--- flow/run.sh ---
#!/bin/bash
# the make line also repeats each setting of config.mk as NAME=value (left out here)
make -C /OpenROAD-flow-scripts/flow DESIGN_CONFIG=/design/flow/config.mk WORK_HOME=/design/flow/orfs CLKGATE_MAP_FILE= finish
--- flow/config.mk ---
export PLATFORM = sky130hd
export DESIGN_NAME = TopLevelPipe
export DESIGN_NICKNAME = TopLevelPipe
export VERILOG_FILES = /design/flow/design.v
export SDC_FILE = /design/flow/constraint.sdc
export NUM_CORES = 4
export LEC_CHECK = 0
export ABC_AREA = 1
export CAP_MARGIN = 20
export CELL_PAD_IN_SITES_GLOBAL_PLACEMENT = 1
export CORE_ASPECT_RATIO = 1.05
export CORE_MARGIN = 4
export CORE_UTILIZATION = 58
export CTS_CLUSTER_DIAMETER = 260
export CTS_CLUSTER_SIZE = 12
export PLACE_DENSITY = 0.89
export SETUP_SLACK_MARGIN = 0.72
export SLEW_MARGIN = 20
--- flow/constraint.sdc ---
create_clock -name core_clock -period 9.01 [get_ports {clk}]
set_input_delay 1.8020 -clock core_clock [delete_from_list [all_inputs] [get_ports {clk}]]
set_output_delay 1.8020 -clock core_clock [all_outputs]
set_load 0.01 [all_outputs]
--- flow/design.v ---
module SumModule(input [31:0] num1, num2, output signed [31:0] result);
    assign result = num1 + num2;
endmodule
module Mux2to1(input sel, input [31:0] a, b, output[31:0] out);
	assign out = (sel == 0) ? a : b;
endmodule
module Mux3to1(input [1:0] sel, input[31:0] a, b, c, output [31:0] out);
	assign out= (sel == 2'b00) ? a:
		    (sel == 2'b01) ? b:
		    (sel == 2'b10) ? c:
			{32{1'b0}};
endmodule
module Mux4to1(input [1:0] sel, input[31:0] a, b, c, d, output [31:0] out);
	assign out= (sel == 2'b00) ? a:
		    (sel == 2'b01) ? b:
		    (sel == 2'b10) ? c:
		    (sel == 2'b11) ? d:
			{32{1'b0}};
endmodule
module DFlipFlop(input clk, en, sclr, d, output reg q);
    always @(posedge clk) begin
        if (sclr)
            q <= 1'b0;
        else if (en)
            q <= d;
    end
endmodule
module Register #(parameter N = 32) (
    input clk, en, sclr,
    input [N-1:0] d,
    output reg [N-1:0] q
);
    always @(posedge clk) begin
        if (sclr)
            q <= {N{1'b0}};
        else if (en)
            q <= d;
    end
endmodule
module RegisterFile(input clk, we, input [4:0] A1, A2, A3, input[31:0] WD3, output[31:0] RD1, RD2);
	reg[31:0] regFile [1:31];
	assign RD1 = (A1 == 5'd0) ? 32'b0 : (we && A3 == A1) ? WD3 : regFile[A1];
	assign RD2 = (A2 == 5'd0) ? 32'b0 : (we && A3 == A2) ? WD3 : regFile[A2];
	always@(posedge clk)begin 
		if(we == 1 && A3 != 5'b0)
			regFile[A3] <= WD3;
	end
endmodule
module ArithmeticLogicUnit (input signed [31:0] operandA, operandB, input [2:0] controlSignal, output reg [31:0] result, output zeroFlag);
    always @(operandA, operandB, controlSignal) begin
        case (controlSignal)
            3'b000:  result = operandA + operandB;
            3'b001:  result = operandA - operandB;
            3'b010:  result = operandA & operandB;
            3'b011:  result = operandA | operandB;
            3'b100:  result = operandA ^ operandB;
            3'b101:  result = operandA < operandB ? 1'b1 : 1'b0;
            3'b110:  result = $unsigned(operandA) < $unsigned(operandB) ? 1'b1 : 1'b0;
            default: result = {32{1'b0}};
        endcase
    end
    assign zeroFlag = ~|result;
endmodule
module ImmediateExtend(input [2:0] immSelect, input [31:7] instructionPart, output reg [31:0] extendedImmediate);
    always @(immSelect, instructionPart) begin 
        case(immSelect)
            3'b000: extendedImmediate = {{20{instructionPart[31]}}, instructionPart[31:20]};
            3'b001: extendedImmediate = {{20{instructionPart[31]}}, instructionPart[31:25], instructionPart[11:7]};
            3'b010: extendedImmediate = {{12{instructionPart[31]}}, instructionPart[31], instructionPart[19:12], instructionPart[20], instructionPart[30:21], 1'b0};
            3'b011: extendedImmediate = {{19{instructionPart[31]}}, instructionPart[31], instructionPart[7], instructionPart[30:25], instructionPart[11:8], 1'b0};
            3'b100: extendedImmediate = {instructionPart[31:12], {12{1'b0}}};
            default: extendedImmediate = {32{1'b0}};
        endcase
    end
endmodule
module ControlUnit(input [2:0] function3, input [6:0] function7, opcode, output reg memWrite, aluSrc, regWrite, jump, branch, jalr, output reg [1:0] resultSrc, output reg [2:0] aluControl, immSrc);
    wire [9:0] functionn;
    assign functionn = {function7, function3};
    always @(function3, function7, opcode) begin
        {memWrite, aluSrc, regWrite, jump, branch, jalr, resultSrc, aluControl, immSrc} = 14'b00000000000000;
        case (opcode)
            7'b0110011: begin
                regWrite = 1'b1;
                case (functionn)
                    10'b0000000000: aluControl = 3'b000;
                    10'b0100000000: aluControl = 3'b001;
                    10'b0000000111: aluControl = 3'b010;
                    10'b0000000110: aluControl = 3'b011;
                    10'b0000000010: aluControl = 3'b101;
                    10'b0000000011: aluControl = 3'b110;
                endcase
            end
            7'b0000011: {regWrite, resultSrc, aluSrc} = 4'b1011;
            7'b0010011: begin
                {aluSrc, regWrite} = 2'b11;
                case (function3)
                    3'b100: aluControl = 3'b100;
                    3'b110: aluControl = 3'b011;
                    3'b010: aluControl = 3'b101;
                    3'b011: aluControl = 3'b110;
                endcase
            end
            7'b1100111: {jalr, aluSrc, resultSrc, regWrite} = 5'b11101;
            7'b0100011: {immSrc, aluSrc, memWrite} = 5'b00111;
            7'b1101111: {resultSrc, immSrc, regWrite, jump} = 7'b1001011;
            7'b1100011: begin
                {branch, immSrc} = 4'b1011;
                case (function3)
                    3'b000: aluControl = 3'b001;
                    3'b001: aluControl = 3'b001;
                    3'b100: aluControl = 3'b101;
                    3'b101: aluControl = 3'b101;
                endcase
            end
            7'b0110111: {resultSrc, immSrc, regWrite} = 6'b111001;
        endcase
    end
endmodule
module ControlDecoder(input jalrFlag, jumpFlag, branchFlag, zeroFlag, aluResultFlag, input [2:0] funcCode, output [1:0] pcSource);
    assign pcSource = (jalrFlag) ? 2'b10 :
        ((jumpFlag) ||
        (branchFlag && funcCode == 3'b000 && zeroFlag) ||  
        (branchFlag && funcCode == 3'b001 && ~zeroFlag) ||  
        (branchFlag && funcCode == 3'b100 && aluResultFlag) ||  
        (branchFlag && funcCode == 3'b101 && ~aluResultFlag)) ? 2'b01 :  
        2'b00;
endmodule
module HazardUnit(
    input RegWriteM, RegWriteW,
    input [1:0] ResultSrcE, PCSrcE, ResultSrcM, ResultSrcW,
    input [4:0] Rs1D, Rs2D, Rs1E, Rs2E, RdE, RdM, RdW,
    output StallF, StallD, FlushD, FlushE,
    output [1:0] ForwardAE, ForwardBE
);
    wire loadStall;
    assign ForwardAE = ((Rs1E == RdM && RegWriteM) && Rs1E != 0) ? 2'b10 :
                      (((Rs1E == RdW && RegWriteW) && Rs1E != 0) || (Rs1E == RdW && ResultSrcW == 2'b11 && Rs1E != 0)) ? 2'b01 :
                      (Rs1E == RdM && ResultSrcM == 2'b11 && Rs1E != 0) ? 2'b11 :
                      2'b00;
    assign ForwardBE = ((Rs2E == RdM && RegWriteM) && Rs2E != 0) ? 2'b10 :
                      (((Rs2E == RdW && RegWriteW) && Rs2E != 0) || (Rs2E == RdW && ResultSrcW == 2'b11 && Rs2E != 0)) ? 2'b01 :
                      (Rs2E == RdM && ResultSrcM == 2'b11 && Rs2E != 0) ? 2'b11 :
                      2'b00;
    assign loadStall = ((Rs1D == RdE) || (Rs2D == RdE)) && ResultSrcE == 2'b01;
    assign StallF = loadStall;
    assign StallD = loadStall;
    assign FlushE = loadStall || (PCSrcE == 2'b01) || (PCSrcE == 2'b10);
    assign FlushD = (PCSrcE == 2'b01) || (PCSrcE == 2'b10);
endmodule
module IF_ID_Regs(
    input clk, sclr, en, 
    input [31:0] InstrF, PCF, PCPlus4F, 
    output [31:0] InstrD, PCD, PCPlus4D
);
    Register R1(clk, en, sclr, InstrF, InstrD);
    Register R2(clk, en, sclr, PCF, PCD);
    Register R3(clk, en, sclr, PCPlus4F, PCPlus4D);
endmodule
module ID_EX_Regs(
    input clk, sclr, RegWriteD, MemWriteD, ALUSrcD, JumpD, BranchD, JalrD, 
    input [1:0] ResultSrcD, 
    input [2:0] ALUControlD, func3D, 
    input [4:0] Rs1D, Rs2D, RdD, 
    input [31:0] PCD, ExtImmD, PCPlus4D, RD1D, RD2D, 
    output RegWriteE, MemWriteE, ALUSrcE, JumpE, BranchE, JalrE, 
    output [1:0] ResultSrcE, 
    output [2:0] ALUControlE, func3E, 
    output [4:0] Rs1E, Rs2E, RdE, 
    output [31:0] PCE, ExtImmE, PCPlus4E, RD1E, RD2E
);
    DFlipFlop D1(clk, 1'b1, sclr, RegWriteD, RegWriteE);
    DFlipFlop D2(clk, 1'b1, sclr, MemWriteD, MemWriteE);
    DFlipFlop D3(clk, 1'b1, sclr, JumpD, JumpE);
    DFlipFlop D4(clk, 1'b1, sclr, ALUSrcD, ALUSrcE);
    DFlipFlop D5(clk, 1'b1, sclr, BranchD, BranchE);
    DFlipFlop D6(clk, 1'b1, sclr, JalrD, JalrE);
    Register #(2) R4 (clk, 1'b1, sclr, ResultSrcD, ResultSrcE);
    Register #(3) R5 (clk, 1'b1, sclr, ALUControlD, ALUControlE);
    Register #(3) R6 (clk, 1'b1, sclr, func3D, func3E);
    Register #(5) R7 (clk, 1'b1, sclr, Rs1D, Rs1E);
    Register #(5) R8 (clk, 1'b1, sclr, Rs2D, Rs2E);
    Register #(5) R9 (clk, 1'b1, sclr, RdD, RdE);
    Register R10 (clk, 1'b1, sclr, PCD, PCE);
    Register R11(clk, 1'b1, sclr, ExtImmD, ExtImmE);
    Register R12(clk, 1'b1, sclr, PCPlus4D, PCPlus4E);
    Register R13(clk, 1'b1, sclr, RD1D, RD1E);
    Register R14(clk, 1'b1, sclr, RD2D, RD2E);
endmodule
module EX_Mem_Regs(
    input clk, rst, RegWriteE, MemWriteE, 
    input [1:0] ResultSrcE, 
    input [4:0] RdE, 
    input [31:0] ALUResultE, WriteDataE, ExtImmE, PCPlus4E, 
    output RegWriteM, MemWriteM, 
    output [1:0] ResultSrcM, 
    output [4:0] RdM, 
    output [31:0] ALUResultM, WriteDataM, ExtImmM, PCPlus4M
);
    DFlipFlop D7(clk, 1'b1, rst, RegWriteE, RegWriteM);
    DFlipFlop D8(clk, 1'b1, rst, MemWriteE, MemWriteM);
    Register #(2) R15 (clk, 1'b1, rst, ResultSrcE, ResultSrcM);
    Register #(5) R16 (clk, 1'b1, rst, RdE, RdM);
    Register R17 (clk, 1'b1, 1'b0, ALUResultE, ALUResultM);
    Register R18 (clk, 1'b1, 1'b0, WriteDataE, WriteDataM);
    Register R19 (clk, 1'b1, 1'b0, ExtImmE, ExtImmM);
    Register R20 (clk, 1'b1, 1'b0, PCPlus4E, PCPlus4M);
endmodule
module Mem_WB_Regs(
    input clk, rst, RegWriteM, 
    input [1:0] ResultSrcM, 
    input [4:0] RdM, 
    input [31:0] ALUResultM, ReadDataM, ExtImmM, PCPlus4M, 
    output RegWriteW, 
    output [1:0] ResultSrcW, 
    output [4:0] RdW, 
    output [31:0] ALUResultW, ReadDataW, ExtImmW, PCPlus4W
);
    DFlipFlop D9(clk, 1'b1, rst, RegWriteM, RegWriteW);
    Register #(2) R21 (clk, 1'b1, rst, ResultSrcM, ResultSrcW);
    Register #(5) R22 (clk, 1'b1, rst, RdM, RdW);
    Register R23 (clk, 1'b1, 1'b0, ALUResultM, ALUResultW);
    Register R24 (clk, 1'b1, 1'b0, ReadDataM, ReadDataW);
    Register R25 (clk, 1'b1, 1'b0, ExtImmM, ExtImmW);
    Register R26 (clk, 1'b1, 1'b0, PCPlus4M, PCPlus4W);
endmodule
module DataPath (
    input clk, rst, MemWriteD, ALUSrcD, RegWriteD, JumpD, BranchD, JalrD, StallF, StallD, FlushD, FlushE, 
    input [1:0] ResultSrcD, ForwardAE, ForwardBE, PCSrcE, 
    input [2:0] ALUControlD, ImmSrcD, 
    output BranchE, JumpE, JalrE, ZeroE, ALUResult0, RegWriteM, RegWriteW, 
    output [1:0] ResultSrcE,  
    output [2:0] func3D, func3E, 
    output [6:0] func7, op, 
    output [4:0] Rs1D, Rs2D, Rs1E, Rs2E, RdE, RdM, RdW, 
    output [1:0] ResultSrcM, ResultSrcW,
    output [31:0] imem_addr, input [31:0] imem_rdata,
    output [31:0] dmem_addr, output [31:0] dmem_wdata, output dmem_we, input [31:0] dmem_rdata
);
    wire [31:0] PCPlus4F, PCTargetE, ALUResultE, PCF_, PCF, InstrF, InstrD, ResultW, RD1D, RD2D, ExtImmD, SrcAE, ALUResultM, RD1E, RD2E,
        WriteDataE, ExtImmE, SrcBE, PCE, WriteDataM, ReadDataM, ALUResultW, ReadDataW, PCPlus4W, ExtImmW, PCD, PCPlus4D, PCPlus4E, ExtImmM, PCPlus4M;
    wire [4:0] RdD;
    wire [2:0] ALUControlE;
    wire [31:0] ResultM;
    wire MemWriteM, RegWriteE, MemWriteE, ALUSrcE;
    assign ALUResult0 = ALUResultE[0];
    assign Rs1D = InstrD[19:15];
    assign Rs2D = InstrD[24:20];
    assign RdD = InstrD[11:7];
    assign func3D = InstrD[14:12];
    assign func7 = InstrD[31:25];
    assign op = InstrD[6:0];
    Mux3to1 PCMux(PCSrcE, PCPlus4F, PCTargetE, ALUResultE, PCF_);
    Register PCReg(clk, ~StallF, rst, PCF_, PCF);
    assign imem_addr = PCF;
    assign InstrF = imem_rdata;
    SumModule PCAdd4(PCF, 4, PCPlus4F);
    IF_ID_Regs IF_ID_Reg(clk, FlushD | rst, ~StallD, InstrF, PCF, PCPlus4F, InstrD, PCD, PCPlus4D);
    RegisterFile RegFile(clk, RegWriteW, InstrD[19:15], InstrD[24:20], RdW, ResultW, RD1D, RD2D);
    ImmediateExtend Extend(ImmSrcD, InstrD[31:7], ExtImmD);
    ID_EX_Regs ID_EX_Reg(clk, FlushE | rst, RegWriteD, MemWriteD, ALUSrcD, JumpD, BranchD, JalrD, ResultSrcD, ALUControlD, 
        func3D, Rs1D, Rs2D, RdD, PCD, ExtImmD, PCPlus4D, RD1D, RD2D, RegWriteE, MemWriteE, ALUSrcE, JumpE, BranchE, JalrE, 
        ResultSrcE, ALUControlE, func3E, Rs1E, Rs2E, RdE, PCE, ExtImmE, PCPlus4E, RD1E, RD2E);
    Mux4to1 ForwardAMux(ForwardAE, RD1E, ResultW, ResultM, ExtImmE, SrcAE);
    Mux4to1 ForwardBMux(ForwardBE, RD2E, ResultW, ResultM, ExtImmE, WriteDataE);
    Mux2to1 ALUSrcBMux(ALUSrcE, WriteDataE, ExtImmE, SrcBE);
    SumModule PCImmAdd(PCE, ExtImmE, PCTargetE);
    ArithmeticLogicUnit ALU(SrcAE, SrcBE, ALUControlE, ALUResultE, ZeroE);
    EX_Mem_Regs EX_Mem_Reg(clk, rst, RegWriteE, MemWriteE, ResultSrcE, RdE, ALUResultE, WriteDataE, ExtImmE, 
        PCPlus4E, RegWriteM, MemWriteM, ResultSrcM, RdM, ALUResultM, WriteDataM, ExtImmM, PCPlus4M);
    assign dmem_addr = ALUResultM;
    assign dmem_wdata = WriteDataM;
    assign dmem_we = MemWriteM;
    assign ReadDataM = dmem_rdata;
    assign ResultM = ResultSrcM[1] ? (ResultSrcM[0] ? ExtImmM : PCPlus4M) : ALUResultM;
    Mem_WB_Regs Mem_WB_Reg(clk, rst, RegWriteM, ResultSrcM, RdM, ALUResultM, ReadDataM, ExtImmM, PCPlus4M, 
        RegWriteW, ResultSrcW, RdW, ALUResultW, ReadDataW, ExtImmW, PCPlus4W);
    Mux4to1 ResultSrcMux(ResultSrcW, ALUResultW, ReadDataW, PCPlus4W, ExtImmW, ResultW);
endmodule
module TopLevelPipe(input clk, rst,
	output [31:0] imem_addr, input [31:0] imem_rdata,
	output [31:0] dmem_addr, output [31:0] dmem_wdata, output dmem_we, input [31:0] dmem_rdata);
	wire MemWriteD, ALUSrcD, RegWriteD, JumpD, BranchD, JalrD, RegWriteM, RegWriteW, JalrE, JumpE, BranchE, ZeroE, ALUResult0, StallF, StallD, FlushD, FlushE;
	wire[1:0] ResultSrcD, ResultSrcE, PCSrcE, ForwardAE, ForwardBE, ResultSrcM, ResultSrcW;
	wire[2:0] func3D, func3E, ALUControlD, ImmSrcD;
	wire[4:0] Rs1D, Rs2D, Rs1E, Rs2E, RdE, RdM, RdW;
	wire[6:0] func7, op;
	ControlUnit	CTRL(func3D, func7, op, MemWriteD, ALUSrcD, RegWriteD, JumpD, BranchD, JalrD, ResultSrcD, ALUControlD, ImmSrcD);
	HazardUnit	HU(RegWriteM, RegWriteW, ResultSrcE, PCSrcE, ResultSrcM, ResultSrcW, Rs1D, Rs2D, Rs1E, Rs2E, RdE, RdM, RdW, StallF, StallD, FlushD, FlushE, ForwardAE, ForwardBE);
	ControlDecoder		DC(JalrE, JumpE, BranchE, ZeroE, ALUResult0, func3E, PCSrcE);
	DataPath	DP(clk, rst, MemWriteD, ALUSrcD, RegWriteD, JumpD, BranchD, JalrD, StallF, StallD, FlushD, FlushE, 
		ResultSrcD, ForwardAE, ForwardBE, PCSrcE, ALUControlD, ImmSrcD, BranchE, JumpE, JalrE, ZeroE, ALUResult0, RegWriteM, RegWriteW, 
		ResultSrcE, func3D, func3E, func7, op, Rs1D, Rs2D, Rs1E, Rs2E, RdE, RdM, RdW, ResultSrcM, ResultSrcW,
		imem_addr, imem_rdata, dmem_addr, dmem_wdata, dmem_we, dmem_rdata);
endmodule
==> results of run 1 <==
## per-layer routing
| metal | vias to the layer above | part of all wire (%) |
|---|---|---|
| met5 | - | 0.0077 |
| met4 | 4 | 7.0 |
| met3 | 1108 | 13 |
| met2 | 5059 | 43 |
| met1 | 32800 | 37 |
| li1 | 30800 | - |
## area by class of cell
| class | instances | area, sq um |
|---|---|---|
| Antenna cell | 6 | 15.0 |
| Clock buffer | 199 | 4000 |
| Clock inverter | 12 | 201 |
| Fill cell | 11000 | 47800 |
| Inverter | 1074 | 4050 |
| Multi-Input combinational cell | 5855 | 30100 |
| Sequential cell | 1582 | 41600 |
| Tap cell | 1737 | 2170 |
| Timing Repair Buffer | 337 | 3110 |
## per-stage QoR
| stage | setup slack [ps] | cells | util [%] |
|---|---|---|---|
| floorplan | 3900 | 9111 | - |
| global placement | 1320 | 10600 | 60.9 |
| detailed placement | 1220 | 10600 | 60.9 |
| CTS | 1200 | 10800 | 64.1 |
| global route | 755 | 10800 | 64.1 |
| finish | 1090 | 10800 | 64.1 |
## repair_timing
| item | in CTS | in global routing |
|---|---|---|
| resized | 0 | 3 |
| endpoints found under the setup margin | 0 | 94 |
| setup buffers | 0 | 0 |
==> job_summary.md, run 1 <==
## Implementation flow summary

| Metric | Value |
|---|---|
| CP Capture Point | DP.ID_EX_Reg.R13.q[6] |
| Status | no timing/DRC/antenna violations |
| NetSw | 4.86 mW |
| Actual slew at the worst max-slew pin | 1240 ps |
| Vias per cell | 6.46 |
| Max Cap Viol | 0 |
| Top cells by count | 1379 x nand2_1, 1286 x o21ai_0, 1027 x inv_1 |
| Final hold vios | 0 |
| DRT antenna net count | 0 |
| Endpoints failing setup | 0 |
| Met2 GRT Util | 61.9% |
| Leading area contributor after synthesis | edfxtp_1 |
| Init Core Util | 58.5% |
| WP buf/inv | 7 |
| Peak supply drop | 0.198 mV |
| CP Capture Type | register |
| Gr usage total | 41.7% |
| GR Overflow Total | 0 |
| Multiplexer share | 0% |
| Wire per inst | 27.8 microns |
| Hold path cells | 0 |
| Die Size | 140000 sq um |
| Worst-path maximum fanout | 29 |
| Violation tally from detailed-route iteration zero | 11300 |
| Gate Count Post-Synth | 9111 |
| CTS Hold Buffers Added | 0 |
| DRC viols | 0 |
| Simple Share, Synth | 16.2% |
| Combinational gate power | 2.60 mW |
| Crit path kind | register to register |
| Tool Warnings | 133 |
| Initial antenna violation count | 12 |
| Yosys warning tally | 9 |
| Main logic family | AND-OR/OR-AND gates |
| Largest net degree at the start of global routing | 212 |
| IO buf count | 162 |
| CP Depth | 36 |
| WHS Endpoint | DP.EX_Mem_Reg.R20.q[7] |
| Synth Flop Type | edfxtp_1 |
| Num CTS Buffers | 149 |
| Worst relative slew slack | 17.3% |
| Synth top cell by count | nand2_1 |
| Delay-heaviest family, CP | simple AND/OR/NAND/NOR gates |
| Hold WS | 326 ps |
| Synthesized area | 77800 sq um |
| Worst path max stage delay | 620 ps |
| Busiest layer in global routing | met2 |
| Core area | 133000 sq um |
| RSZ-0062 raised after global routing | false |
| Crit path DAT | 8650 ps |
| Synth Seq Share | 53.5% |
| Power density over the cells | 196 nW/um^2 |
| Clk pin slew, worst setup/hold paths | 60 ps |
| GR Layer Usage met1 | 55.3% |
| CP startpoint | DP.EX_Mem_Reg.R16.q[1] |
| # Cells Yosys | 9111 |
| Part of the power in registers | 49.5% |
| Area growth syn-to-layout | 9.60% |
| Critical hold path startpoint | DP.ID_EX_Reg.R12.q[7] |
| XOR Share, Synth | 0.901% |
| P_seq | 8.29 mW |
| Pwr Total | 16.7 mW |
| Yosys aoi share | 18.7% |
| TritonCTS clock tree | yes |
| Cell area after layout | 85300 sq um |
| Vias in the first global route | 64900 |
| Clk root buf | clkbuf_16 |
| Nets | 9213 |
| Comb pwr share | 15.5% |
| Sw Ratio | 29.1% |
| Period Utilization, post-route | 88.0% |
| Worst r2r src | DP.EX_Mem_Reg.R16.q[1] |
| Clock skew | 29.9 ps |
| Cell area leaders | edfxtp_1 38%, dfxtp_1 15%, o21ai_0 8.3% |
| Row cnt | 137 |
| Routed via count | 69700 |
| Setup TNS | 0 ps |
| Critical Path RT | 9730 ps |
| Clock share of power | 34.9% |
| FFs w/ async S/R, synth | 0% |
| Final HPWL DP | 193000 microns |
| Largest power group | registers |
| Area reported by Yosys stat | 77800 sq um |
| Fa+ha+maj area frac | 2.41% |
| Internal power | 11.9 mW |
| Most frequent CP cell | nand2_1 |
| Cell variety after synth | 54 |
| Mapped Avg Cell Area | 8.54 sq um |
| P_leak | 32.6 nW |
| Synth flops | 1582 |
| Late-Pin Clk Latency | 820 ps |
| RR Endpoint | DP.ID_EX_Reg.R13.q[6] |
| Hold Path Class | register to register |
| Drt pass-1 iters | 9 |
| Gpl congestion | 1.03 |
| Crit-path slowest cell | nand2_1 |
| Clk buf depth | 3 |
| Chip Height | 383 microns |
| Final wirelength | 300000 microns |
| Syn Nets | 9325 |
| Die W | 365 microns |
| Peak Freq | 126 MHz |
| Met3 Use GR | 10.7% |
| Cells on worst reg2reg path | 36 |
| Global-route wire length before repair | 428000 microns |
| CP Launch Type | register |
| CTS sink cnt | 1582 |
| Slew Limit Fails | 0 |
| Final min period | 7920 ps |
| I/O pin total | 163 |
| Cell Area, Placed | 81000 sq um |
| R2r setup slk | 1090 ps |
| Flip-flops with a built-in enable | 992 |
| H-tree depth | 4 |
| Power Clock | 5.85 mW |
| Top-area cell share | 38.3% |
==> inputs of run 2 (changes only) <==
- ABC_AREA: 1 -> default
- CAP_MARGIN: 20 -> 30
- CELL_PAD_IN_SITES_GLOBAL_PLACEMENT: 1 -> default
- CORE_ASPECT_RATIO: 1.05 -> default
- CORE_MARGIN: 4 -> 2
- CORE_UTILIZATION: 58 -> 61
- CTS_CLUSTER_DIAMETER: 260 -> default
- CTS_CLUSTER_SIZE: 12 -> default
- GPL_TIMING_DRIVEN: default -> 1
- MIN_ROUTING_LAYER: default -> met1
- PLACE_DENSITY: 0.89 -> default
- PLACE_DENSITY_LB_ADDON: default -> 0.23
- SETUP_SLACK_MARGIN: 0.72 -> default
- SLEW_MARGIN: 20 -> 5
- clock period: 9.01 -> 5.27 ns (I/O delays scaled with it)
==> job_summary.md, run 2 <==
## Implementation flow summary

| Metric | Value |
|---|---|
| Status | failed layout checks |
| Failed Checks | negative setup slack |
| XOR Share, Synth | 1.28% (+0.38 points) |
| Simple Share, Synth | 7.52% (-8.7 points) |
| Top cells by count | 992 x edfxtp_1, 608 x mux4_2, 590 x dfxtp_1 |
| Power Clock | 11.8 mW (+100%) |
| Top-area cell share | 40.0% (+1.7 points) |
| Period Utilization, post-route | 123% (+35 points) |
| Sw Ratio | 27.1% (-2.0 points) |
| Clock skew | 48.1 ps (+18.2 ps) |
| Worst-path maximum fanout | 7 (-76%) |
| Slew Limit Fails | 0 (unchanged) |
| Comb pwr share | 17.2% (+1.7 points) |
| Delay-heaviest family, CP | simple AND/OR/NAND/NOR gates |
| Critical hold path startpoint | DP.ID_EX_Reg.R12.q[27] |
| TritonCTS clock tree | yes |
| Gate Count Post-Synth | 5314 (-42%) |
| Cell variety after synth | 107 (+98%) |
| CP Depth | 30 (-17%) |
| Hold path cells | 0 (unchanged) |
| GR Overflow Total | 0 (unchanged) |
| Dpl ws | -1630 ps (-2840 ps) |
| Internal power | 22.8 mW (+92%) |
| Clk buf depth | 3 (unchanged) |
| Setup TNS | -323420 ps (-323420 ps) |
| Tool Warnings | 120 (-9.8%) |
| Final worst slack | -1190 ps (-2270 ps) |
| Flip-flops with a built-in enable | 992 (unchanged) |
| CTS sink cnt | 1582 (unchanged) |
| FFs w/ async S/R, synth | 0% (unchanged) |
| Multiplexer share | 21.3% (+21 points) |
| Synthesized area | 74500 sq um (-4.3%) |
| Area reported by Yosys stat | 74500 sq um (-4.3%) |
| DRC viols | 0 (unchanged) |
| P_leak | 33.1 nW (+1.5%) |
| Num CTS Buffers | 160 (+7.4%) |
| CP Capture Type | register |
| Final HPWL DP | 172000 microns (-11%) |
| H-tree depth | 4 (unchanged) |
| Crit path DAT | 7200 ps (-1450 ps) |
| Row cnt | 128 (-6.6%) |
| Nets | 6341 (-31%) |
| Synth top cell by count | edfxtp_1 |
| Final min period | 6460 ps (-1470 ps) |
| RSZ-0062 raised after global routing | true |
| Global-route wire length before repair | 379000 microns (-11%) |
| Clk pin slew, worst setup/hold paths | 70 ps (about the same) |
| Final wirelength | 266000 microns (-11%) |
| Vias per cell | 6.92 (+7.1%) |
| Hold Path Class | register to register |
| P_seq | 14.1 mW (+70%) |
| Worst r2r src | DP.ID_EX_Reg.R8.q[3] |
| R2r setup slk | -1190 ps (-2270 ps) |
| Synth flops | 1582 (unchanged) |
| CP Capture Point | DP.IF_ID_Reg.R1.q[13] |
| Final hold vios | 0 (unchanged) |
| Leading area contributor after synthesis | edfxtp_1 |
| NetSw | 8.48 mW (+74%) |
| Max Cap Viol | 0 (unchanged) |
| Main logic family | multiplexers |
| Part of the power in registers | 45.2% (-4.3 points) |
| Wire per inst | 33.8 microns (+22%) |
| Hold WS | 326 ps (-0.126 ps) |
| Cells on worst reg2reg path | 30 (-17%) |
| Power density over the cells | 339 nW/um^2 (+73%) |
| Largest power group | registers |
| Die W | 353 microns (-3.3%) |
| CP startpoint | DP.ID_EX_Reg.R8.q[3] |
| Vias in the first global route | 54900 (-16%) |
| Core area | 121000 sq um (-8.7%) |
| WP buf/inv | 7 (unchanged) |
| Fa+ha+maj area frac | 2.52% (+0.11 points) |
| Violation tally from detailed-route iteration zero | 7558 (-33%) |
| CP Launch Type | register |
| Chip Height | 353 microns (-7.8%) |
| Peak Freq | 155 MHz (+23%) |
| Combinational gate power | 5.37 mW (+110%) |
| I/O pin total | 163 (unchanged) |
| Pwr Total | 31.3 mW (+87%) |
| DRT antenna net count | 0 (unchanged) |
| Syn Nets | 5528 (-41%) |
| Synth Seq Share | 55.9% (+2.4 points) |
| IO buf count | 162 (unchanged) |
| Clock share of power | 37.7% (+2.8 points) |
| WHS Endpoint | DP.EX_Mem_Reg.R20.q[27] |
| Drt pass-1 iters | 6 (-3) |
| Synth Flop Type | edfxtp_1 |
| Worst path max stage delay | 400 ps (-220 ps) |
| Die Size | 125000 sq um (-11%) |
| Init Core Util | 61.3% (+2.9 points) |
| Area growth syn-to-layout | 23.8% |
| Gpl congestion | 1.05 (+2.5%) |
| Critical Path RT | 6020 ps (-3710 ps) |
| Post-layout util | 76.0% (+12 points) |
| Crit path kind | register to register |
| Cell area leaders | edfxtp_1 40%, mux4_2 18%, dfxtp_1 16% |
| # Cells Yosys | 5314 (-42%) |
| Mapped Avg Cell Area | 14.0 sq um (+64%) |
| Yosys aoi share | 8.90% (-9.8 points) |
| Clk root buf | clkbuf_16 |
| Peak supply drop | 0.326 mV (+65%) |
| Largest net degree at the start of global routing | 130 (-39%) |
| Routed via count | 54600 (-22%) |
| Endpoints failing setup | 317 (+317) |
| Gr usage total | 42.3% (+0.61 points) |
| Actual slew at the worst max-slew pin | 1110 ps (-132 ps) |
| Late-Pin Clk Latency | 830 ps (about the same) |
| RR Endpoint | DP.IF_ID_Reg.R1.q[13] |
| Crit-path slowest cell | a2111o_1 |
| Yosys warning tally | 9 (unchanged) |
| Initial antenna violation count | 7 (-5) |
| Worst relative slew slack | 25.9% (+8.6 points) |
==> run 2: metal layers <==
metal  share of wire, %  track usage, %  routed length, microns
met1                 34            52.5                   90100
met2                 46            65.8                  124000
met3                 11            9.71                   29700
met4                8.6            30.7                   23000
met5             0.0049               0                      13
==> run 2: timing repair <==
| action | in CTS | in global routing |
|---|---|---|
| resized | 215 | 169 |
| pin swaps | 38 | 44 |
| setup buffers | 47 | 39 |
| hold buffers | 0 | 0 |
| cloned | 13 | 8 |
| endpoints found under the setup margin | 327 | 320 |
==> run 2: cell type report <==
type | count | area (sq um)
Multi-Input combinational cell | 3246 | 33300
Antenna cell | 4 | 10.0
Sequential cell | 1582 | 41700
Timing Repair Buffer | 1023 | 9400
Clock inverter | 95 | 1080
Inverter | 114 | 428
Tap cell | 1625 | 2030
Clock buffer | 199 | 4290
Fill cell | 7276 | 29200
==> run 2: through the flow <==
step                instance area, sq um  std cells
global placement                   83700       7482
global route                       92200       7887
finish                             92200       7888
detailed placement                 83800       7485
floorplan                          75400       5314
CTS                                90900       7835
==> inputs of run 3 (changes only) <==
- CAP_MARGIN: 30 -> 0
- CELL_PAD_IN_SITES_DETAIL_PLACEMENT: default -> 2
- CELL_PAD_IN_SITES_GLOBAL_PLACEMENT: default -> 3
- CORE_ASPECT_RATIO: default -> 1.04
- CORE_MARGIN: 2 -> 10
- CORE_UTILIZATION: 61 -> 40
- CTS_CLUSTER_DIAMETER: default -> 146
- GPL_ROUTABILITY_DRIVEN: default -> 1
- MIN_ROUTING_LAYER: met1 -> default
- PLACE_DENSITY_LB_ADDON: 0.23 -> default
- SLEW_MARGIN: 5 -> 20
- TNS_END_PERCENT: default -> 80
- clock period: 5.27 -> 10.0 ns (I/O delays scaled with it)
==> job_summary.md, run 3 <==
## Implementation flow summary

| Metric | Value |
|---|---|
| Status | no timing/DRC/antenna violations |
| Wire per inst | 37.3 microns (+10%) |
| CP Launch Type | register |
| Sw Ratio | 27.8% (+0.71 points) |
| Main logic family | multiplexers |
| CP Capture Point | DP.ID_EX_Reg.R13.q[8] |
| P_leak | 29.0 nW (-12%) |
| Num CTS Buffers | 176 (+10%) |
| Setup TNS | 0 ps (+323420 ps) |
| Violation tally from detailed-route iteration zero | 4452 (-41%) |
| Worst-path maximum fanout | 34 (+27) |
| Vias in the first global route | 53400 (-2.6%) |
| WHS Endpoint | DP.EX_Mem_Reg.R20.q[28] |
| Top cells by count | 992 x edfxtp_1, 608 x mux4_2, 590 x dfxtp_1 |
| Cells on worst reg2reg path | 24 (-20%) |
| CTS sink cnt | 1582 (unchanged) |
| Synth top cell by count | edfxtp_1 |
| Gate Count Post-Synth | 5314 (unchanged) |
| Synth flops | 1582 (unchanged) |
| Fa+ha+maj area frac | 2.52% (unchanged) |
| Initial antenna violation count | 18 (+11) |
| Actual slew at the worst max-slew pin | 1240 ps (+131 ps) |
| Area reported by Yosys stat | 74500 sq um (unchanged) |
| Peak Freq | 111 MHz (-29%) |
| Synth Seq Share | 55.9% (unchanged) |
| Delay-heaviest family, CP | simple AND/OR/NAND/NOR gates |
| Slew Limit Fails | 0 (unchanged) |
| DRT antenna net count | 0 (unchanged) |
| Late-Pin Clk Latency | 870 ps (+40 ps) |
| Tool Warnings | 117 (-2.5%) |
| Clk pin slew, worst setup/hold paths | 60 ps (about the same) |
| Power Clock | 6.60 mW (-44%) |
| Endpoints failing setup | 0 (-100%) |
| Max Cap Viol | 0 (unchanged) |
| DRC viols | 0 (unchanged) |
| Die W | 443 microns (+25%) |
| Power density over the cells | 192 nW/um^2 (-43%) |
| Final wirelength | 299000 microns (+12%) |
| Gr usage total | 28.8% (-13 points) |
| Cell variety after synth | 107 (unchanged) |
| Core area | 185000 sq um (+52%) |
| CP Capture Type | register |
| XOR Share, Synth | 1.28% (unchanged) |
| Mapped Avg Cell Area | 14.0 sq um (unchanged) |
| Synth Flop Type | edfxtp_1 |
| Clock skew | 32.4 ps (-15.7 ps) |
| Setup Fix Bufs, Post-CTS | 0 (-100%) |
| RSZ-0062 raised after global routing | false |
| CP Depth | 24 (-20%) |
| Final HPWL DP | 200000 microns (+16%) |
| Largest power group | registers |
| Final worst slack | 967 ps (+2150 ps) |
| Combinational gate power | 2.18 mW (-59%) |
| Peak supply drop | 0.162 mV (-50%) |
| Routed via count | 49900 (-8.6%) |
| Clock share of power | 40.5% (+2.8 points) |
| Final min period | 9030 ps (+2580 ps) |
| Die Size | 204000 sq um (+63%) |
| Clk root buf | clkbuf_16 |
| Crit path DAT | 9800 ps (+2600 ps) |
| Gates resized, CTS repair | 0 (-100%) |
| Cell area leaders | edfxtp_1 40%, mux4_2 18%, dfxtp_1 16% |
| Largest net degree at the start of global routing | 108 (-17%) |
| Simple Share, Synth | 7.52% (unchanged) |
| IO buf count | 162 (unchanged) |
| Fillers | 17700 (+140%) |
| Hold path cells | 0 (unchanged) |
| CTS Hold Buffers Added | 0 (unchanged) |
| Crit path kind | register to register |
| Yosys aoi share | 8.90% (unchanged) |
| P_seq | 7.51 mW (-47%) |
| GR Overflow Total | 0 (unchanged) |
| FFs w/ async S/R, synth | 0% (unchanged) |
| Dpl ws | 1060 ps (+2680 ps) |
| Top-area cell share | 40.0% (unchanged) |
| Clk buf depth | 3 (unchanged) |
| R2r setup slk | 970 ps (+2150 ps) |
| Area growth syn-to-layout | 14.1% |
| I/O pin total | 163 (unchanged) |
| WP buf/inv | 2 (-5) |
| CP startpoint | DP.Mem_WB_Reg.R22.q[4] |
| NetSw | 4.53 mW (-47%) |
| Yosys warning tally | 9 (unchanged) |
| Critical Path RT | 10760 ps (+4740 ps) |
| Internal power | 11.8 mW (-48%) |
| Gpl congestion | 0.895 (-15%) |
| Synthesized area | 74500 sq um (unchanged) |
| Final hold vios | 0 (unchanged) |
| Hold WS | 326 ps (+0.491 ps) |
| H-tree depth | 4 (unchanged) |
| Critical hold path startpoint | DP.ID_EX_Reg.R12.q[28] |
| Init Core Util | 40.2% (-21 points) |
| TritonCTS clock tree | yes |
| Flip-flops with a built-in enable | 992 (unchanged) |
| Nets | 5631 (-11%) |
| CP Cell Sequence | xnor2_1 -> nand4_1 -> or4_2 -> and2_1 -> nand2_1 -> buf_4 -> o22ai_1 -> a21oi_1 -> mux2_2 -> ha_1 -> and2_1 -> a2111oi_0 -> nor3_1 -> nor4_2 -> nor3_1 -> nor4_1 -> o22ai_1 -> nand2_1 -> nor4b_4 -> a21boi_2 -> nor3_4 -> o211ai_4 -> buf_4 -> a211oi_2 |
| Chip Height | 460 microns (+30%) |
| Leading area contributor after synthesis | edfxtp_1 |
| Syn Nets | 5528 (unchanged) |
| Worst path max stage delay | 960 ps (+560 ps) |
| Multiplexer share | 21.3% (unchanged) |
| Part of the power in registers | 46.1% (+0.9 points) |
| Vias per cell | 6.21 (-10%) |
| Worst r2r src | DP.Mem_WB_Reg.R22.q[4] |
| Worst relative slew slack | 17.4% (-8.5 points) |
| Drt pass-1 iters | 5 (-1) |
| Global-route wire length before repair | 422000 microns (+11%) |
| Hold Path Class | register to register |
| Crit-path slowest cell | or4_2 |
| # Cells Yosys | 5314 (unchanged) |
| Row cnt | 161 (+26%) |
| Comb pwr share | 13.4% (-3.8 points) |
| Period Utilization, post-route | 90.3% (-32 points) |
| RR Endpoint | DP.ID_EX_Reg.R13.q[8] |
[run 3: metal layers]
metal	global-route usage [%]	vias to the layer above	wire (microns)
li1	-	20900	-
met1	37.9	26900	125000
met2	48.7	1583	146000
met3	3.32	435	14400
met4	11.7	0	13200
met5	0	-	0
[run 3: final cells by class]
type,count,area [sq um],share of cell area [%]
Antenna cell,19,47.5,0.0560
Clock buffer,234,4760,5.60
Clock inverter,86,1020,1.20
Inverter,114,428,0.504
Multi-Input combinational cell,3245,31200,36.8
Sequential cell,1582,41600,49.0
Tap cell,2445,3060,3.60
Timing Repair Buffer,298,2750,3.24
[run 3: per-stage QoR]
stage / utilization [%] / cells / area, sq um / power [mW]
after floorplan: - / 5314 / 74500 / 8.75
after global routing: 45.9 / 8020 / 84900 / 16.8
after global placement: 42.7 / 7682 / 79000 / 9.77
final: 45.9 / 8023 / 84900 / 16.3
after detailed placement: 42.7 / 7684 / 79100 / 9.82
after CTS: 45.8 / 8004 / 84900 / 16.4
==> inputs of run 4 (changes only) <==
- CAP_MARGIN: 0 -> 20
- CELL_PAD_IN_SITES_DETAIL_PLACEMENT: 2 -> default
- CELL_PAD_IN_SITES_GLOBAL_PLACEMENT: 3 -> default
- CORE_ASPECT_RATIO: 1.04 -> default
- CORE_MARGIN: 10 -> 2
- CORE_UTILIZATION: 40 -> 65
- CTS_CLUSTER_DIAMETER: 146 -> default
- CTS_CLUSTER_SIZE: default -> 97
- GPL_ROUTABILITY_DRIVEN: 1 -> default
- GPL_TIMING_DRIVEN: 1 -> default
- TNS_END_PERCENT: 80 -> default
- clock period: 10.0 -> 9.96 ns (I/O delays scaled with it)
==> job_summary.md, run 4 <==
## Implementation flow summary

| Metric | Value |
|---|---|
| Flip-flops with a built-in enable | 992 (unchanged) |
| Power Clock | 5.89 mW (-11%) |
| Clk pin slew, worst setup/hold paths | 70 ps (about the same) |
| Vias in the first global route | 49300 (-7.7%) |
| Multiplexer share | 21.3% (unchanged) |
| Leading area contributor after synthesis | edfxtp_1 |
| Cell area after layout | 82700 sq um (-2.6%) |
| Synth Flop Type | edfxtp_1 |
| WHS Endpoint | DP.EX_Mem_Reg.R20.q[31] |
| Nets | 5583 (-0.85%) |
| RR Endpoint | DP.ID_EX_Reg.R5.q[6] |
| Endpoints failing setup | 0 (unchanged) |
| Crit-path slowest cell | a2bb2oi_1 |
| GR Overflow Total | 0 (unchanged) |
| CP Depth | 25 (+4.2%) |
| Initial antenna violation count | 12 (-6) |
| # Cells Yosys | 5314 (unchanged) |
| IO buf count | 162 (unchanged) |
| Hold WS | 319 ps (-6.66 ps) |
| Final wirelength | 243000 microns (-19%) |
| Synthesized area | 74500 sq um (unchanged) |
| Clock share of power | 38.1% (-2.4 points) |
| XOR Share, Synth | 1.28% (unchanged) |
| Gpl congestion | 1.02 (+14%) |
| Internal power | 11.3 mW (-3.5%) |
| Post-layout util | 72.5% (+27 points) |
| Core area | 114000 sq um (-38%) |
| Cell Area, Placed | 77600 sq um (-1.8%) |
| Wire per inst | 34.6 microns (-7.1%) |
| R2r setup slk | 1050 ps (+90 ps) |
| NetSw | 4.11 mW (-9.3%) |
| Crit path DAT | 9610 ps (-190 ps) |
| Synth top cell by count | edfxtp_1 |
| Worst relative slew slack | 15.5% (-1.9 points) |
| Fa+ha+maj area frac | 2.52% (unchanged) |
| Hold Path Class | register to register |
| Status | no timing/DRC/antenna violations |
| CP Capture Point | DP.ID_EX_Reg.R5.q[6] |
| Main logic family | multiplexers |
| Crit path kind | register to register |
| Clock skew | 32.5 ps (+0.0747 ps) |
| Worst r2r src | DP.ID_EX_Reg.R8.q[1] |
| Top cells by count | 992 x edfxtp_1, 608 x mux4_2, 590 x dfxtp_1 |
| Post-Place Cells | 6721 (-13%) |
| Combinational gate power | 2.04 mW (-6%) |
| Vias per cell | 7.19 (+16%) |
| Die W | 342 microns (-23%) |
| Non-Filler Instances | 7013 (-13%) |
| Tool Warnings | 116 (-0.85%) |
| Period Utilization, post-route | 89.4% (-0.90 points) |
| RSZ-0062 raised after global routing | false |
| Power density over the cells | 187 nW/um^2 (-2.6%) |
| CP Launch Type | register |
| Row cnt | 124 (-23%) |
| P_seq | 7.52 mW (about the same) |
| Setup TNS | 0 ps (unchanged) |
| FFs w/ async S/R, synth | 0% (unchanged) |
| Largest net degree at the start of global routing | 135 (+25%) |
| Final HPWL DP | 149000 microns (-25%) |
| Synth flops | 1582 (unchanged) |
| Syn Nets | 5528 (unchanged) |
| Comb pwr share | 13.2% (-0.2 points) |
| Setup Fix Bufs, Post-CTS | 0 (unchanged) |
| Actual slew at the worst max-slew pin | 1230 ps (-7.31 ps) |
| Clk buf depth | 3 (unchanged) |
| TritonCTS clock tree | yes |
| Worst-path maximum fanout | 37 (+8.8%) |
| Worst path max stage delay | 930 ps (-30 ps) |
| Critical hold path startpoint | DP.ID_EX_Reg.R12.q[31] |
| Mapped Avg Cell Area | 14.0 sq um (unchanged) |
| Drt pass-1 iters | 6 (+1) |
| Area growth syn-to-layout | 11.1% |
| Violation tally from detailed-route iteration zero | 7067 (+59%) |
| Die Size | 117000 sq um (-42%) |
| P_leak | 28.5 nW (-1.8%) |
| Init Core Util | 65.3% (+25 points) |
| Gates resized, CTS repair | 0 (unchanged) |
| Synth Seq Share | 55.9% (unchanged) |
| Global-route wire length before repair | 346000 microns (-18%) |
| Late-Pin Clk Latency | 810 ps (-60 ps) |
| Area reported by Yosys stat | 74500 sq um (unchanged) |
| CTS Hold Buffers Added | 0 (unchanged) |
| Part of the power in registers | 48.7% (+2.6 points) |
| Sw Ratio | 26.6% (-1.2 points) |
| Cells on worst reg2reg path | 25 (+4.2%) |
| Gate Count Post-Synth | 5314 (unchanged) |
| DRT antenna net count | 0 (unchanged) |
| CTS sink cnt | 1582 (unchanged) |
| CP Capture Type | register |
| Top-area cell share | 40.0% (unchanged) |
| Delay-heaviest family, CP | simple AND/OR/NAND/NOR gates |
| Max Cap Viol | 0 (unchanged) |
| Routed via count | 50500 (+1.2%) |
| Peak supply drop | 0.186 mV (+15%) |
| Critical Path RT | 10660 ps (-100 ps) |
| Yosys aoi share | 8.90% (unchanged) |
| CP startpoint | DP.ID_EX_Reg.R8.q[1] |
| Chip Height | 342 microns (-26%) |
| Peak Freq | 112 MHz (+1.4%) |
| Simple Share, Synth | 7.52% (unchanged) |
| I/O pin total | 163 (unchanged) |
| DRC viols | 0 (unchanged) |
| WP buf/inv | 1 (-1) |
| H-tree depth | 4 (unchanged) |
| Yosys warning tally | 9 (unchanged) |
| Largest power group | registers |
| Cell variety after synth | 107 (unchanged) |
| Final hold vios | 0 (unchanged) |
| Slew Limit Fails | 0 (unchanged) |
| Num CTS Buffers | 158 (-10%) |
| Hold path cells | 0 (unchanged) |
| Clk root buf | clkbuf_16 |
| Final min period | 8910 ps (-125 ps) |
| Gr usage total | 41.7% (+13 points) |
| Cell area leaders | edfxtp_1 40%, mux4_2 18%, dfxtp_1 16% |
[run 4: metrics by stage]
step	setup slack [ps]	power, mW
6_report	1050	15.5
5_1_grt	744	15.8
4_1_cts	1280	15.4
3_5_place_dp	1370	9.63
3_3_place_gp	1280	9.61
2_1_floorplan	3440	8.79
[run 4: layer usage]
| layer | vias up | GRT usage [%] | routed length, microns |
|---|---|---|---|
| met3 | 743 | 10.1 | 29800 |
| met4 | 8 | 27.8 | 18400 |
| li1 | 20800 | - | - |
| met5 | - | 0 | 60 |
| met2 | 3645 | 62.1 | 110000 |
| met1 | 25300 | 55.0 | 84600 |
[run 4: layout make-up]
class | instances | area (sq um)
tap | 1512 | 1890
clock buffer | 197 | 4190
antenna | 8 | 20.0
multi-input combinational | 3245 | 31200
inverter | 114 | 428
timing repair buffer | 268 | 2480
clock inverter | 87 | 836
sequential | 1582 | 41600
fill | 7236 | 31300
==> inputs of run 5 (changes only) <==
- CAP_MARGIN: 20 -> 5
- CORE_UTILIZATION: 65 -> 71
- CTS_CLUSTER_DIAMETER: default -> 135
- CTS_CLUSTER_SIZE: 97 -> 14
- SETUP_SLACK_MARGIN: default -> 0.91
- clock period: 9.96 -> 6.8 ns (I/O delays scaled with it)
==> job_summary.md, run 5 <==
## Implementation flow summary

| Metric | Value |
|---|---|
| Synth Flop Type | edfxtp_1 |
| Max Cap Viol | 0 (unchanged) |
| Worst path max stage delay | 480 ps (-450 ps) |
| Endpoints failing setup | 308 (+308) |
| P_seq | 11.0 mW (+46%) |
| Drt pass-1 iters | 22 (+16) |
| Synth top cell by count | edfxtp_1 |
| Yosys warning tally | 9 (unchanged) |
| FFs w/ async S/R, synth | 0% (unchanged) |
| Top cells by count | 992 x edfxtp_1, 608 x mux4_2, 590 x dfxtp_1 |
| Crit path kind | register to register |
| WHS Endpoint | DP.EX_Mem_Reg.R20.q[23] |
| Row cnt | 118 (-4.8%) |
| Nets | 5886 (+5.4%) |
| Initial antenna violation count | 20 (+8) |
| Init Core Util | 71.7% (+6.4 points) |
| RSZ-0062 raised after global routing | true |
| Comb pwr share | 17.6% (+4.4 points) |
| Met3 Use GR | 25.7% (+16 points) |
| Num CTS Buffers | 130 (-18%) |
| CTS sink cnt | 1582 (unchanged) |
| Die W | 328 microns (-4.3%) |
| I/O pin total | 163 (unchanged) |
| Final HPWL DP | 163000 microns (+9.5%) |
| GR Overflow Total | 0 (unchanged) |
| Peak supply drop | 0.293 mV (+57%) |
| Crit path DAT | 7960 ps (-1650 ps) |
| Combinational gate power | 3.96 mW (+94%) |
| Leading area contributor after synthesis | edfxtp_1 |
| Gpl congestion | 1.06 (+3.7%) |
| IO buf count | 162 (unchanged) |
| Fa+ha+maj area frac | 2.52% (unchanged) |
| Largest net degree at the start of global routing | 131 (-3.0%) |
| Internal power | 15.8 mW (+39%) |
| Clock share of power | 33.7% (-4.4 points) |
| Cells on worst reg2reg path | 27 (+8.0%) |
| Delay-heaviest family, CP | AND-OR/OR-AND gates |
| Power Clock | 7.60 mW (+29%) |
| CP startpoint | DP.Mem_WB_Reg.R22.q[4] |
| GR Layer Usage met1 | 66.5% (+11 points) |
| Yosys aoi share | 8.90% (unchanged) |
| RR Endpoint | DP.ID_EX_Reg.R13.q[31] |
| DRC viols | 0 (unchanged) |
| Violation tally from detailed-route iteration zero | 14300 (+100%) |
| Vias per cell | 8.63 (+20%) |
| Mapped Avg Cell Area | 14.0 sq um (unchanged) |
| Routed via count | 61200 (+21%) |
| Busiest layer in global routing | met2 |
| Part of the power in registers | 48.8% (about the same) |
| DRT antenna net count | 0 (unchanged) |
| Critical Path RT | 7450 ps (-3210 ps) |
| Final worst slack | -516 ps (-1570 ps) |
| Crit-path slowest cell | a211oi_4 |
| Largest power group | registers |
| Area reported by Yosys stat | 74500 sq um (unchanged) |
| Core area | 104000 sq um (-9.0%) |
| Fillers | 4721 (-35%) |
| Clock skew | 47.1 ps (+14.6 ps) |
| Hold WS | 326 ps (+6.57 ps) |
| Period Utilization, post-route | 108% (+18 points) |
| Power density over the cells | 262 nW/um^2 (+40%) |
| Clk buf depth | 3 (unchanged) |
| Hold path cells | 0 (unchanged) |
| NetSw | 6.78 mW (+65%) |
| Flip-flops with a built-in enable | 992 (unchanged) |
| H-tree depth | 4 (unchanged) |
| Synthesized area | 74500 sq um (unchanged) |
| Sw Ratio | 30.1% (+3.5 points) |
| Gate Count Post-Synth | 5314 (unchanged) |
| Vias in the first global route | 57200 (+16%) |
| Cell area leaders | edfxtp_1 40%, mux4_2 18%, dfxtp_1 16% |
| Clk root buf | clkbuf_16 |
| Synth flops | 1582 (unchanged) |
| Status | failed layout checks |
| Tool Warnings | 123 (+6.0%) |
| Failed Checks | negative setup slack |
| Wire per inst | 45.4 microns (+31%) |
| Main logic family | multiplexers |
| Final min period | 7320 ps (-1590 ps) |
| CP Launch Type | register |
| P_leak | 30.0 nW (+5.2%) |
| Gr usage total | 56.3% (+15 points) |
| TritonCTS clock tree | yes |
| Die Size | 107000 sq um (-8.4%) |
| Multiplexer share | 21.3% (unchanged) |
| Area growth syn-to-layout | 15.8% |
| Worst relative slew slack | 7.30% (-8.2 points) |
| Final wirelength | 322000 microns (+32%) |
| Final hold vios | 0 (unchanged) |
| Slew Limit Fails | 0 (unchanged) |
| Actual slew at the worst max-slew pin | 1350 ps (+120 ps) |
| Syn Nets | 5528 (unchanged) |
| Late-Pin Clk Latency | 820 ps (about the same) |
| CP Capture Point | DP.ID_EX_Reg.R13.q[31] |
| Post-layout util | 83.1% (+11 points) |
| Peak Freq | 137 MHz (+22%) |
| R2r setup slk | -520 ps (-1570 ps) |
| Critical hold path startpoint | DP.ID_EX_Reg.R12.q[23] |
| Global-route wire length before repair | 423000 microns (+22%) |
| Chip Height | 328 microns (-4.3%) |
| Met2 GRT Util | 78.2% (+16 points) |
| Clk pin slew, worst setup/hold paths | 90 ps (+20 ps) |
| # Cells Yosys | 5314 (unchanged) |
| WP buf/inv | 7 (+6) |
| Cell variety after synth | 107 (unchanged) |
| Hold Path Class | register to register |
| Synth Seq Share | 55.9% (unchanged) |
| Top-area cell share | 40.0% (unchanged) |
| Worst-path maximum fanout | 31 (-16%) |
| Simple Share, Synth | 7.52% (unchanged) |
| XOR Share, Synth | 1.28% (unchanged) |
| CP Depth | 27 (+8.0%) |
| CP Capture Type | register |
| Worst r2r src | DP.Mem_WB_Reg.R22.q[4] |
[run 5: layout make-up]
type	count	area, sq um	area share [%]
sequential	1582	41700	48.3
multi-input combinational	3247	32900	38.2
timing repair buffer	597	5890	6.83
clock buffer	150	3430	3.98
tap	1380	1730	2.00
inverter	114	432	0.501
clock inverter	8	133	0.154
antenna	11	27.5	0.0319
[run 5: layer usage]
layer / vias to the layer above / share of wire, %
met4: 24 / 13
met3: 3101 / 19
met2: 8486 / 40
met1: 28200 / 28
met5: - / 0.19
li1: 21300 / -
[run 5: repair_timing]
action / in CTS / in global routing
hold buffers: 0 / 0
resized: 219 / 223
pin swaps: 60 / 59
setup buffers: 60 / 39
endpoints found under the hold margin: 0 / 0
endpoints found under the setup margin: 317 / 317
gates cloned: 9 / 8
[run 5: metrics by stage]
stage               total power, mW  area, sq um  worst slack [ps]  cells  setup TNS, ps
floorplan                      12.9        74500               915   5314              0
global placement               14.3        79300              -308   6803         -48580
detailed placement             14.4        79300              -576   6803         -96020
CTS                            21.6        84600               350   7030              0
global route                   22.6        86200              -401   7082         -35860
finish                         22.6        86200              -516   7089         -50880
==> inputs of run 6 (changes only) <==
- CAP_MARGIN: 5 -> 20
- CORE_UTILIZATION: 71 -> 40
- CTS_CLUSTER_DIAMETER: 135 -> default
- CTS_CLUSTER_SIZE: 14 -> default
- SETUP_SLACK_MARGIN: 0.91 -> default
- clock period: 6.8 -> 9.32 ns (I/O delays scaled with it)
==> job_summary.md, run 6 <==
## Implementation flow summary

| Metric | Value |
|---|---|
| Status | no timing/DRC/antenna violations |
| Crit path kind | register to register |
| Vias per cell | 6.12 (-29%) |
| Largest power group | registers |
| Die W | 435 microns (+33%) |
| Final min period | 8780 ps (+1460 ps) |
| Synth top cell by count | edfxtp_1 |
| Leading area contributor after synthesis | edfxtp_1 |
| Chip Height | 435 microns (+33%) |
| DRT antenna net count | 0 (unchanged) |
| Late-Pin Clk Latency | 850 ps (+30 ps) |
| Fa+ha+maj area frac | 2.52% (unchanged) |
| Synthesized area | 74500 sq um (unchanged) |
| Synth Flop Type | edfxtp_1 |
| GR Overflow Total | 0 (unchanged) |
| Cells on worst reg2reg path | 25 (-7.4%) |
| Mapped Avg Cell Area | 14.0 sq um (unchanged) |
| Part of the power in registers | 46.8% (-2.0 points) |
| FFs w/ async S/R, synth | 0% (unchanged) |
| TritonCTS clock tree | yes |
| Gpl congestion | 1.02 (-3.4%) |
| Gr usage total | 25.9% (-30 points) |
| RSZ-0062 raised after global routing | false |
| # Cells Yosys | 5314 (unchanged) |
| Dpl ws | 798 ps (+1370 ps) |
| Simple Share, Synth | 7.52% (unchanged) |
| Drt pass-1 iters | 6 (-73%) |
| Critical hold path startpoint | DP.ID_EX_Reg.R12.q[2] |
| Violation tally from detailed-route iteration zero | 5383 (-62%) |
| Top-area cell share | 40.0% (unchanged) |
| Sw Ratio | 26.5% (-3.6 points) |
| Clock skew | 39.1 ps (-7.94 ps) |
| Crit-path slowest cell | or4_2 |
| Hold path cells | 0 (unchanged) |
| Critical Path RT | 10060 ps (+2610 ps) |
| Non-Filler Instances | 8021 (+13%) |
| NetSw | 4.55 mW (-33%) |
| Init Core Util | 40.2% (-32 points) |
| Power Clock | 6.95 mW (-8.6%) |
| CTS Hold Buffers Added | 0 (unchanged) |
| H-tree depth | 4 (unchanged) |
| WP buf/inv | 3 (-4) |
| Multiplexer share | 21.3% (unchanged) |
| Worst relative slew slack | 21.5% (+14 points) |
| Endpoints failing setup | 0 (-100%) |
| Core area | 185000 sq um (+78%) |
| Final worst slack | 539 ps (+1060 ps) |
| IO buf count | 162 (unchanged) |
| Die Size | 190000 sq um (+76%) |
| Worst path max stage delay | 780 ps (+300 ps) |
| XOR Share, Synth | 1.28% (unchanged) |
| Yosys warning tally | 9 (unchanged) |
| Routed via count | 49100 (-20%) |
| Delay-heaviest family, CP | simple AND/OR/NAND/NOR gates |
| Gate Count Post-Synth | 5314 (unchanged) |
| Peak Freq | 114 MHz (-17%) |
| CP Launch Type | register |
| R2r setup slk | 540 ps (+1060 ps) |
| Largest net degree at the start of global routing | 126 (-3.8%) |
| Post-Place Cells | 7706 (+13%) |
| Top cells by count | 992 x edfxtp_1, 608 x mux4_2, 590 x dfxtp_1 |
| Pwr Total | 17.2 mW (-24%) |
| CP Depth | 25 (-7.4%) |
| Tool Warnings | 116 (-5.7%) |
| RR Endpoint | DP.ID_EX_Reg.R5.q[6] |
| Post-layout util | 45.8% (-37 points) |
| Slew Limit Fails | 0 (unchanged) |
| Period Utilization, post-route | 94.2% (-13 points) |
| Final hold vios | 0 (unchanged) |
| Hold Path Class | register to register |
| Comb pwr share | 12.8% (-4.8 points) |
| Synth Seq Share | 55.9% (unchanged) |
| Clk root buf | clkbuf_16 |
| Power density over the cells | 203 nW/um^2 (-22%) |
| Setup Fix Bufs, Post-CTS | 0 (-100%) |
| Synth flops | 1582 (unchanged) |
| Actual slew at the worst max-slew pin | 1170 ps (-182 ps) |
| Worst r2r src | DP.Mem_WB_Reg.R22.q[4] |
| Gates resized, CTS repair | 0 (-100%) |
| Combinational gate power | 2.20 mW (-44%) |
| Cell area leaders | edfxtp_1 40%, mux4_2 18%, dfxtp_1 16% |
| Peak supply drop | 0.184 mV (-37%) |
| Syn Nets | 5528 (unchanged) |
| Area reported by Yosys stat | 74500 sq um (unchanged) |
| Clk buf depth | 3 (unchanged) |
| Max Cap Viol | 0 (unchanged) |
| Crit path DAT | 9520 ps (+1560 ps) |
| Clk pin slew, worst setup/hold paths | 60 ps (-30 ps) |
| Setup TNS | 0 ps (+50880 ps) |
| Flip-flops with a built-in enable | 992 (unchanged) |
| Internal power | 12.7 mW (-20%) |
| Final wirelength | 250000 microns (-22%) |
| CP Capture Point | DP.ID_EX_Reg.R5.q[6] |
| Vias in the first global route | 48200 (-16%) |
| P_seq | 8.06 mW (-27%) |
| DRC viols | 0 (unchanged) |
| WHS Endpoint | DP.EX_Mem_Reg.R20.q[2] |
| CTS sink cnt | 1582 (unchanged) |
| CP Capture Type | register |
| Global-route wire length before repair | 354000 microns (-16%) |
| Row cnt | 158 (+34%) |
| Cell variety after synth | 107 (unchanged) |
| Yosys aoi share | 8.90% (unchanged) |
| Initial antenna violation count | 8 (-60%) |
| P_leak | 28.9 nW (-3.5%) |
| Clock share of power | 40.4% (+6.7 points) |
| Worst-path maximum fanout | 48 (+55%) |
| CP startpoint | DP.Mem_WB_Reg.R22.q[4] |
| Final HPWL DP | 159000 microns (-2.6%) |
| Nets | 5608 (-4.7%) |
| I/O pin total | 163 (unchanged) |
| Main logic family | multiplexers |
| Wire per inst | 31.1 microns (-31%) |
| Num CTS Buffers | 165 (+27%) |
| Area growth syn-to-layout | 13.9% |
## run 6: metrics by stage
step | instance area (sq um) | hold WS, ps
global placement | 79000 | 312
detailed placement | 79100 | 313
finish | 84800 | 306
global route | 84800 | 321
floorplan | 74500 | 310
CTS | 84800 | 317
## run 6: layout make-up
| type | instances | area [sq um] |
|---|---|---|
| fill | 16300 | 100000 |
| inverter | 114 | 428 |
| antenna | 6 | 15.0 |
| timing repair buffer | 286 | 2700 |
| multi-input combinational | 3245 | 31200 |
| clock buffer | 220 | 4560 |
| tap | 2480 | 3100 |
| clock inverter | 88 | 1120 |
| sequential | 1582 | 41600 |
## run 6: layer usage
metal / vias up / GRT usage (%) / share of wire [%]
met5: - / 0 / 0.011
li1: 20900 / - / -
met3: 542 / 4.36 / 7.9
met1: 25400 / 34.3 / 40
met2: 2365 / 41.3 / 47
met4: 4 / 12.7 / 5.5
==> inputs of run 7 (changes only) <==
- CORE_UTILIZATION: 40 -> 70
- CTS_CLUSTER_SIZE: default -> 25
- SETUP_SLACK_MARGIN: default -> 1.33
- SLEW_MARGIN: 20 -> 5
- clock period: 9.32 -> 5.17 ns (I/O delays scaled with it)
==> job_summary.md, run 7 <==
## Implementation flow summary

| Metric | Value |
|---|---|
| Log Error | [ERROR GRT-0232] Routing congestion too high. Check the congestion heatmap in the GUI. |
| IO buf count | 162 (unchanged) |
| Top-area cell share | 40.0% (unchanged) |
| Chip Height | 330 microns (-24%) |
| Cell variety after synth | 107 (unchanged) |
| Num CTS Buffers | 154 (-6.7%) |
| Gate Count Post-Synth | 5314 (unchanged) |
| Gpl congestion | 1.07 (+4.7%) |
| FFs w/ async S/R, synth | 0% (unchanged) |
| Top cells by count | 992 x edfxtp_1, 608 x mux4_2, 590 x dfxtp_1 |
| Die W | 330 microns (-24%) |
| GR Overflow Total | 16 |
| Failed at | global routing |
| Synth Flop Type | edfxtp_1 |
| Core area | 105000 sq um (-43%) |
| Yosys warning tally | 9 (unchanged) |
| Area reported by Yosys stat | 74500 sq um (unchanged) |
| Gr usage total | 81.5% |
| Status | did not finish |
| XOR Share, Synth | 1.28% (unchanged) |
| Synth top cell by count | edfxtp_1 |
| # Cells Yosys | 5314 (unchanged) |
| Cell area leaders | edfxtp_1 40%, mux4_2 18%, dfxtp_1 16% |
| Clk buf depth | 3 (unchanged) |
| I/O pin total | 163 (unchanged) |
| Yosys aoi share | 8.90% (unchanged) |
| Post-Place Cells | 7293 (-5.4%) |
| Row cnt | 119 (-25%) |
| Multiplexer share | 21.3% (unchanged) |
| Final HPWL DP | 183000 microns (+15%) |
| Init Core Util | 70.6% (+30 points) |
| Synthesized area | 74500 sq um (unchanged) |
| Main logic family | multiplexers |
| Synth Seq Share | 55.9% (unchanged) |
| Clk root buf | clkbuf_16 |
| Flip-flops with a built-in enable | 992 (unchanged) |
| H-tree depth | 4 (unchanged) |
| CTS sink cnt | 1582 (unchanged) |
| Syn Nets | 5528 (unchanged) |
| Leading area contributor after synthesis | edfxtp_1 |
| Simple Share, Synth | 7.52% (unchanged) |
| Mapped Avg Cell Area | 14.0 sq um (unchanged) |
| Die Size | 109000 sq um (-43%) |
| Synth flops | 1582 (unchanged) |
| Fa+ha+maj area frac | 2.52% (unchanged) |
[run 7: per-stage QoR]
step	area [sq um]	setup slack [ps]	hold slack, ps
CTS	90800	-1490	316
global placement	83800	-1490	311
floorplan	75400	-452	310
detailed placement	83800	-1710	314
[run 7: layer usage]
metal,GRT usage (%),overflow
met1,81.6,0
met2,92.2,5
met3,73.0,1
met4,78.5,10
met5,53.8,0
[run 7: what timing repair did]
action | in CTS
hold buffers | 0
endpoints found under the setup margin | 349
pin swaps | 48
setup buffers | 51
resized | 214
cloned | 15
Power and IR drop assume default switching activity.
